Design top, start of the top module:
module top(
	input wire clk,
	input wire rst_n,
	input wire [4:0] paddr,
	input wire [31:0] pwdata,
	input wire pwrite_in,
	output reg [31:0] data,
	output reg pready
);
wire psel, penable, pwrite, pready_internal;
wire [4:0] paddr_internal;
wire [31:0] pwdata_internal, data_out;
master ic1 (
	.clk(clk),
	.rst_n(rst_n),
	.paddr(paddr),
	.pwdata(pwdata),
	.pwrite_in(pwrite_in),
	.pready(pready_internal),
	.psel(psel),
	.penable(penable),
	.pwrite(pwrite),
	.paddr_out(paddr_internal),
	.pwdata_out(pwdata_internal)
);
slave ic2 (
	.clk(clk),
	.rst_n(rst_n),
	.psel(psel),
	.penable(penable),
	.pwrite(pwrite),
	.paddr(paddr_internal),
	.pwdata(pwdata_internal),
	.pready(pready_internal),
	.data(data_out)
);
always @(*) begin
	pready <= pready_internal;
	data <= data_out;
end
endmodule
Size in the first run: roughly 6000 cells after synthesis, roughly 73 I/O pins, about 49000 um2 of cells after synthesis.
export LEC_CHECK = 0
export ABC_AREA = 1
export CAP_MARGIN = 20
export CORE_MARGIN = 2
export CORE_UTILIZATION = 72
export CTS_CLUSTER_DIAMETER = 393
export CTS_CLUSTER_SIZE = 15
export PLACE_DENSITY_LB_ADDON = 0.07
export SETUP_SLACK_MARGIN = -0.2
export SLEW_MARGIN = 20
create_clock -name core_clock -period 2.17 [get_ports {clk}]
run.sh (not shown) runs the stock make flow with config.mk's settings and CLKGATE_MAP_FILE=.
The baseline ran to the end with violations: setup timing.
Then changed:
==> flow/config.mk (replaced) <==
export PLATFORM = sky130hd
export DESIGN_NAME = top
export DESIGN_NICKNAME = top
export VERILOG_FILES = /design/flow/design.v
export SDC_FILE = /design/flow/constraint.sdc
export NUM_CORES = 4
export LEC_CHECK = 0
export CAP_MARGIN = 20
export CORE_MARGIN = 2
export CORE_UTILIZATION = 40
export PLACE_DENSITY = 0.6
export SLEW_MARGIN = 20
==> flow/constraint.sdc (replaced) <==
create_clock -name core_clock -period 3.91 [get_ports {clk}]
set_input_delay 0.7820 -clock core_clock [delete_from_list [all_inputs] [get_ports {clk}]]
set_output_delay 0.7820 -clock core_clock [all_outputs]
set_load 0.01 [all_outputs]
Outcome: The changed run completed with no timing, DRC or antenna violations. Cell area went up slightly. Non-clock buffer count went down by 150. Die size went up by well over a third.
Then changed:
--- a/flow/config.mk
+++ b/flow/config.mk
@@ -8,5 +8,7 @@
 export CAP_MARGIN = 20
 export CORE_MARGIN = 2
-export CORE_UTILIZATION = 40
-export PLACE_DENSITY = 0.6
-export SLEW_MARGIN = 20
+export CORE_UTILIZATION = 66
+export GPL_TIMING_DRIVEN = 1
+export PLACE_DENSITY_LB_ADDON = 0.24
+export SETUP_SLACK_MARGIN = -0.19
+export SLEW_MARGIN = 25
==> flow/constraint.sdc (replaced) <==
create_clock -name core_clock -period 2.71 [get_ports {clk}]
set_input_delay 0.5420 -clock core_clock [delete_from_list [all_inputs] [get_ports {clk}]]
set_output_delay 0.5420 -clock core_clock [all_outputs]
set_load 0.01 [all_outputs]
With this change the flow reached the layout checks and failed them: setup timing.
Cell count shrinks by 11%.
Power is higher by 43%.
Critical path depth does not change.
Routed wire length drops by 1.1%.
Sequential cell count stays the same.
Global-route usage is higher by 18 points.
Sequential share of layout area is lower by 0.15 points.
Fmax increases by 22%.
Setup slack loses 550 ps.
Then changed:
==> flow/config.mk (replaced) <==
export PLATFORM = sky130hd
export DESIGN_NAME = top
export DESIGN_NICKNAME = top
export VERILOG_FILES = /design/flow/design.v
export SDC_FILE = /design/flow/constraint.sdc
export NUM_CORES = 4
export LEC_CHECK = 0
export ABC_AREA = 1
export CAP_MARGIN = 20
export CORE_ASPECT_RATIO = 1.51
export CORE_MARGIN = 7
export CORE_UTILIZATION = 46
export CTS_CLUSTER_SIZE = 31
export GPL_TIMING_DRIVEN = 0
export MAX_ROUTING_LAYER = met4
export MIN_ROUTING_LAYER = met2
export PLACE_DENSITY_LB_ADDON = 0.24
export SETUP_SLACK_MARGIN = 0.61
export SLEW_MARGIN = 5
export TNS_END_PERCENT = 65
==> flow/constraint.sdc (replaced) <==
create_clock -name core_clock -period 5.14 [get_ports {clk}]
set_input_delay 1.0280 -clock core_clock [delete_from_list [all_inputs] [get_ports {clk}]]
set_output_delay 1.0280 -clock core_clock [all_outputs]
set_load 0.01 [all_outputs]
Result: The new run died in global routing on GRT-0116; area after synthesis went up slightly; die area goes up by well over a third; synthesized cell count rose by well over a third.
Then changed:
==> flow/config.mk (replaced) <==
export PLATFORM = sky130hd
export DESIGN_NAME = top
export DESIGN_NICKNAME = top
export VERILOG_FILES = /design/flow/design.v
export SDC_FILE = /design/flow/constraint.sdc
export NUM_CORES = 4
export LEC_CHECK = 0
export CAP_MARGIN = 20
export CORE_MARGIN = 2
export CORE_UTILIZATION = 67
export CTS_CLUSTER_SIZE = 95
export PLACE_DENSITY = 0.6
export SLEW_MARGIN = 20
==> flow/constraint.sdc (replaced) <==
create_clock -name core_clock -period 7.37 [get_ports {clk}]
set_input_delay 1.4740 -clock core_clock [delete_from_list [all_inputs] [get_ports {clk}]]
set_output_delay 1.4740 -clock core_clock [all_outputs]
set_load 0.01 [all_outputs]
After rerunning: With this change the flow passed the timing, design-rule and antenna checks. Synthesized cell count falls by well over a third. Area after synthesis is lower slightly. Die area fell by a quarter to a third.
Power figures rest on the tool's default switching activity, not on a simulated workload.
